==> flow/design.v <==
`timescale 1ns / 1ps
module pid_controller(
    input  logic        clk,
    input  logic        rst_n,
    input  logic [15:0] setpoint,
    input  logic [15:0] feedback,
    input  logic [15:0] Kp,
    input  logic [15:0] Ki,
    input  logic [15:0] Kd,
    input  logic [15:0] clk_prescaler,
    output logic [15:0] control_signal
);
    logic signed [16:0]  error_s;         
    logic signed [16:0]  prev_error_s;
    logic signed [31:0]  integral_s;      
    logic signed [31:0]  derivative_s;
    logic [15:0] clk_divider;
    logic        sampling_flag;
    logic signed [31:0] kp_mul, ki_mul;
    logic signed [31:0] kd_mul;
    logic signed [31:0] control_calc;
    always_ff @(posedge clk or negedge rst_n) begin
        if (!rst_n) begin
            clk_divider    <= 16'h0000;
            sampling_flag  <= 1'b0;
        end else if (clk_divider == clk_prescaler) begin
            clk_divider    <= 16'h0000;
            sampling_flag  <= 1'b1;
        end else begin
            clk_divider    <= clk_divider + 16'd1;
            sampling_flag  <= 1'b0;
        end
    end
    always_comb begin
        error_s = $signed({1'b0, setpoint}) - $signed({1'b0, feedback});
        kp_mul = $signed({1'b0, Kp}) * error_s;
        ki_mul = $signed({1'b0, Ki}) * error_s;
        kd_mul = $signed({1'b0, Kd}) * (error_s - prev_error_s);
        control_calc = kp_mul + integral_s + kd_mul;
    end
    always_ff @(posedge clk or negedge rst_n) begin
        if (!rst_n) begin
            prev_error_s   <= '0;
            integral_s     <= '0;
            derivative_s   <= '0;
            control_signal <= 16'h0000;
        end else if (sampling_flag) begin
            integral_s   <= integral_s + ki_mul;
            derivative_s <= kd_mul;
            control_signal <= control_calc[15:0];
            prev_error_s <= error_s;
        end
    end
endmodule
`timescale 1ns/1ps
module top (
  input  logic        clk,
  input  logic        rst_n,
  input  logic [15:0] setpoint,
  input  logic [15:0] feedback,
  input  logic [15:0] Kp,
  input  logic [15:0] Ki,
  input  logic [15:0] Kd,
  input  logic [15:0] clk_prescaler,
  output logic [15:0] control_signal
);
  pid_controller u_dut (
    .clk(clk),
    .rst_n(rst_n),
    .setpoint(setpoint),
    .feedback(feedback),
    .Kp(Kp),
    .Ki(Ki),
    .Kd(Kd),
    .clk_prescaler(clk_prescaler),
    .control_signal(control_signal)
  );
endmodule
==> flow/config.mk <==
export PLATFORM = sky130hd
export DESIGN_NAME = top
export DESIGN_NICKNAME = top
export VERILOG_FILES = /design/flow/design.v
export SDC_FILE = /design/flow/constraint.sdc
export NUM_CORES = 4
export LEC_CHECK = 0
export ABC_AREA = 1
export CAP_MARGIN = 40
export CELL_PAD_IN_SITES_GLOBAL_PLACEMENT = 2
export CORE_ASPECT_RATIO = 1.57
export CORE_MARGIN = 10
export CORE_UTILIZATION = 40
export CTS_CLUSTER_DIAMETER = 165
export CTS_CLUSTER_SIZE = 26
export GPL_ROUTABILITY_DRIVEN = 0
export GPL_TIMING_DRIVEN = 0
export MAX_ROUTING_LAYER = met4
export MIN_ROUTING_LAYER = met1
export PLACE_DENSITY_LB_ADDON = 0.15
export SETUP_SLACK_MARGIN = 0.78
export SLEW_MARGIN = 0
export TNS_END_PERCENT = 45
==> flow/constraint.sdc <==
create_clock -name core_clock -period 10.9 [get_ports {clk}]
set_input_delay 2.1800 -clock core_clock [delete_from_list [all_inputs] [get_ports {clk}]]
set_output_delay 2.1800 -clock core_clock [all_outputs]
set_load 0.01 [all_outputs]
run.sh (not shown) runs the stock make flow with config.mk's settings and CLKGATE_MAP_FILE=.
Edit:
CAP_MARGIN = 10   (was 40)
CELL_PAD_IN_SITES_DETAIL_PLACEMENT = 2   (was unset)
CELL_PAD_IN_SITES_GLOBAL_PLACEMENT = unset   (was 2)
CORE_ASPECT_RATIO = 0.73   (was 1.57)
CORE_MARGIN = 7   (was 10)
CTS_CLUSTER_DIAMETER = unset   (was 165)
CTS_CLUSTER_SIZE = 82   (was 26)
MIN_ROUTING_LAYER = met2   (was met1)
PLACE_DENSITY_LB_ADDON = unset   (was 0.15)
SETUP_SLACK_MARGIN = unset   (was 0.78)
SLEW_MARGIN = 20   (was 0)
TNS_END_PERCENT = unset   (was 45)
clock period = 13.6 ns   (was 10.9 ns; I/O delays follow)
Result:
- Now the flow died in 5_1_grt on GRT-0116
- synthesized area does not change
- die area falls by 5.4%
- synthesized cell count stays the same

========
// top: RTL as listed in full above, without the edits since
Settings: LEC_CHECK=0, CAP_MARGIN=10, CELL_PAD_IN_SITES_DETAIL_PLACEMENT=2, CORE_ASPECT_RATIO=1.74, CORE_MARGIN=10, CORE_UTILIZATION=40, CTS_CLUSTER_SIZE=82, GPL_ROUTABILITY_DRIVEN=0, GPL_TIMING_DRIVEN=0, HOLD_SLACK_MARGIN=0.15, MAX_ROUTING_LAYER=met4, SLEW_MARGIN=20; clock period 13.6 ns.
The baseline produced a layout that fails on capacitance limit, slew limit, setup timing.
Then changed:
CAP_MARGIN = 20   (was 10)
CELL_PAD_IN_SITES_DETAIL_PLACEMENT = not set   (was 2)
CORE_ASPECT_RATIO = not set   (was 1.74)
CORE_MARGIN = 2   (was 10)
CORE_UTILIZATION = 59   (was 40)
CTS_CLUSTER_SIZE = not set   (was 82)
GPL_ROUTABILITY_DRIVEN = not set   (was 0)
GPL_TIMING_DRIVEN = not set   (was 0)
HOLD_SLACK_MARGIN = not set   (was 0.15)
MAX_ROUTING_LAYER = not set   (was met4)
SETUP_SLACK_MARGIN = 2.3   (was not set)
clock period = 9.09 ns   (was 13.6 ns; I/O delays follow)
=> This time the run reached the layout checks and failed them: setup timing. Core utilization grows by 29 points. Via count shrinks by 15%. Wire length shrinks by 54%. Count of clock-buffer cells in the layout shrinks by 1. Worst setup slack is worse by 1.0 ns. Sequential share of layout area shrinks by 0.66 points. Cell area grows by 8.9%.
Then changed:
CORE_UTILIZATION = 40   (was 59)
SETUP_SLACK_MARGIN = not set   (was 2.3)
clock period = 12.2 ns   (was 9.09 ns; I/O delays follow)
With this change the flow passed the timing, DRC and antenna checks.
Routed wire length fell by about 7%.
Via count came out lower by about 7%.
Non-clock buffer count decreases by 97.
Register-to-register slack gains 3.2 ns.
Design area came out lower by 9.2%.
Flip-flop count does not change.
Worst setup slack gains 2.0 ns.
Then changed:
CORE_UTILIZATION = 70   (was 40)
CTS_CLUSTER_SIZE = 22   (was not set)
SETUP_SLACK_MARGIN = -0.6   (was not set)
clock period = 9.96 ns   (was 12.2 ns; I/O delays follow)
=> The changed run finished but fails on setup timing. Setup slack gets worse by 1.5 ns. First-iteration DRC count is higher by 56%. Via count rises by 6.6%. Worst hold slack hardly moves. Wire length grows by 1.5%. Flip-flop count stays the same. Critical path depth increases by 2. Register-to-register slack loses 2.5 ns. Utilization goes up by 38 points. Sequential share of layout area drops by 0.14 points.
